==> inputs of v25 <==
==> flow/design.v (excerpt) <==
module RandomNumberGenerator(clk, rst, load, key_x, seed_r, seed_g, seed_b, Rout, Gout, Bout, Key_ready);
clock: 4.5 ns
lec_check: 0
abc_area: 1
cap_margin: 20
core_margin: 2
core_utilization: 72
cts_cluster_diameter: 374
cts_cluster_size: 99
place_density: 0.42
setup_slack_margin: -0.1
slew_margin: 20
run.sh (not shown) runs the stock make flow with config.mk's settings and CLKGATE_MAP_FILE=.
==> inputs of v18, as changes to v25 <==
- CORE_UTILIZATION: 72 -> 70
- CTS_CLUSTER_DIAMETER: 374 -> 201
- CTS_CLUSTER_SIZE: 99 -> 36
- HOLD_SLACK_MARGIN: not set -> -0.08
- PLACE_DENSITY: 0.42 -> not set
- SETUP_SLACK_MARGIN: -0.1 -> not set
==> flow/constraint.sdc (replaced) <==
create_clock -name core_clock -period 5.87 [get_ports {clk}]
set_input_delay 1.1740 -clock core_clock [delete_from_list [all_inputs] [get_ports {clk}]]
set_output_delay 1.1740 -clock core_clock [all_outputs]
set_load 0.01 [all_outputs]
==> inputs of v12, as changes to v25 <==
- ABC_AREA: 1 -> not set
- CORE_UTILIZATION: 72 -> 40
- CTS_CLUSTER_DIAMETER: 374 -> not set
- CTS_CLUSTER_SIZE: 99 -> not set
- PLACE_DENSITY: 0.42 -> not set
- SETUP_SLACK_MARGIN: -0.1 -> not set
==> flow/constraint.sdc (replaced) <==
create_clock -name core_clock -period 10.0 [get_ports {clk}]
set_input_delay 2.0000 -clock core_clock [delete_from_list [all_inputs] [get_ports {clk}]]
set_output_delay 2.0000 -clock core_clock [all_outputs]
set_load 0.01 [all_outputs]
==> summary.txt <==
Latest figures from synthesis and place and route.

Post-CTS repair ended up resizing 0 cells. The run finished with no timing, DRC or antenna violations. By area the synthesized netlist is led by fa_1, dfrtp_1, inv_1. For reference, XOR and XNOR gates occupy between 2 and 3% of the area reported after synthesis.

The placement stage leaves a total instance area of 0.0144 mm2. The Yosys chip area is around 0.013 mm2. The half-perimeter wire length after placement is roughly 22 mm. The site row count is 66.

The synthesized netlist devotes under 10% of its cell area to simple gates.
[end of results for v12]
==> summary.txt <==
Update from the flow run.

The floorplan has a little over 50 rows. The post-cts resize count is roughly 110. The tool reported: "[ERROR GRT-0232] Routing congestion too high. Check the congestion heatmap in the GUI". The chip area line in the Yosys stat output reads between 0.01 and 0.015 mm2. The run ended at global routing. The run stopped with a tool error.

For reference, the top cells by area after synthesis are fa_1, dfrtp_1, inv_1.
[end of results for v25]
==> summary.txt <==
Latest figures from synthesis and place and route.

The flow ran to the end and the layout has no timing, DRC or antenna violations. The Yosys chip area is approximately 0.014 mm2. For reference, the top cells by area after synthesis are fa_1, dfrtp_1, inv_1. The area of placed instances is 0.0154 mm2.

The site row count is between 50 and 60. The post-cts resize count is 0.
[end of results for v18]


==> job 9458: inputs <==
Starting RTL as in the previous note.
Settings: LEC_CHECK=0, ABC_AREA=0, CAP_MARGIN=20, CELL_PAD_IN_SITES_GLOBAL_PLACEMENT=1, CORE_ASPECT_RATIO=1.73, CORE_MARGIN=2, CORE_UTILIZATION=40, CTS_CLUSTER_SIZE=56, GPL_TIMING_DRIVEN=1, MAX_ROUTING_LAYER=met4, SETUP_SLACK_MARGIN=0.34, SLEW_MARGIN=20, TNS_END_PERCENT=90; clock period 4.09 ns.
==> inputs of job 2019, as changes to job 9458 <==
==> flow/config.mk (replaced) <==
export PLATFORM = sky130hd
export DESIGN_NAME = RandomNumberGenerator
export DESIGN_NICKNAME = RandomNumberGenerator
export VERILOG_FILES = /design/flow/design.v
export SDC_FILE = /design/flow/constraint.sdc
export NUM_CORES = 4
export LEC_CHECK = 0
export CAP_MARGIN = 20
export CORE_MARGIN = 2
export CORE_UTILIZATION = 72
export CTS_CLUSTER_DIAMETER = 228
export SLEW_MARGIN = 20
export TNS_END_PERCENT = 75
==> flow/constraint.sdc (replaced) <==
create_clock -name core_clock -period 8.75 [get_ports {clk}]
set_input_delay 1.7500 -clock core_clock [delete_from_list [all_inputs] [get_ports {clk}]]
set_output_delay 1.7500 -clock core_clock [all_outputs]
set_load 0.01 [all_outputs]
==> inputs of job 5998, as changes to job 9458 <==
--- a/flow/config.mk
+++ b/flow/config.mk
@@ -8,12 +8,9 @@
 export ABC_AREA = 0
 export CAP_MARGIN = 20
 export CELL_PAD_IN_SITES_GLOBAL_PLACEMENT = 1
-export CORE_ASPECT_RATIO = 1.73
 export CORE_MARGIN = 2
 export CORE_UTILIZATION = 40
-export CTS_CLUSTER_SIZE = 56
-export GPL_TIMING_DRIVEN = 1
-export MAX_ROUTING_LAYER = met4
-export SETUP_SLACK_MARGIN = 0.34
+export GPL_TIMING_DRIVEN = 0
+export HOLD_SLACK_MARGIN = 0.27
 export SLEW_MARGIN = 20
 export TNS_END_PERCENT = 90
==> flow/constraint.sdc (replaced) <==
create_clock -name core_clock -period 10.0 [get_ports {clk}]
set_input_delay 2.0000 -clock core_clock [delete_from_list [all_inputs] [get_ports {clk}]]
set_output_delay 2.0000 -clock core_clock [all_outputs]
set_load 0.01 [all_outputs]
==> Slide: Implementation Results <==
Key Metrics from the Run

Outcome
  – Status: no timing/DRC/antenna violations

Clock tree
  – Post-CTS Resized: 0

Layout
  – Multi-input gate area: 8237 sq um

Route
  – Vias: 8141
  – # diodes: 0

Global route
  – Met3 Use GR: 3.618%
  – First-pass GRT wire length: 50020 um
  – GRT Util Overall: 19.62%

Timing
  – Fin crit period: 7.648 ns
  – Layout Skew: 0.02084 ns
  – Final setup margin: 2.352 ns
  – RSZ-0062 raised after global routing: no
  – Max Freq: 0.1308 GHz
  – Relative slew slack: 43.98%

Flow run
  – Tool warnings: 30

Critical path
  – FF-to-FF Start: x[5]

Place
  – Placed Cells: 1750
Source of the figures above: job 5998

==> Slide: Implementation Results <==
Key Metrics from the Run

Clock tree
  – CTS Hold Bufs: 0

Global route
  – Met3 Use GR: 5.145%
  – GRT Util Overall: 30.82%
  – First-pass GRT wire length: 46310 um

Timing
  – RSZ-0062 raised after global routing: no
  – Max Freq: 0.1479 GHz
  – Relative slew slack: 45.68%
  – Fin crit period: 6.760 ns
  – Final setup margin: 1.990 ns

Route
  – # diodes: 0
  – Vias: 8329

Outcome
  – Status: no timing/DRC/antenna violations

Flow run
  – Tool warnings: 32
Source of the figures above: job 2019

==> Slide: Implementation Results <==
Key Metrics from the Run

Outcome
  – Status: complete, but fails checks
  – Layout check faults: negative setup slack

Timing
  – Relative slew slack: 37.87%
  – Layout Skew: 0.01226 ns
  – Final setup violation count: 16
  – Max Freq: 0.1699 GHz
  – Final setup margin: -1.795 ns

Place
  – Placed Cells: 1836

Global route
  – Met3 Use GR: 2.713%
  – GRT Util Overall: 21.45%
  – First-pass GRT wire length: 53270 um

Layout
  – Multi-input gate area: 8738 sq um

Clock tree
  – Post-CTS Resized: 47

Route
  – Vias: 8920
Source of the figures above: job 9458

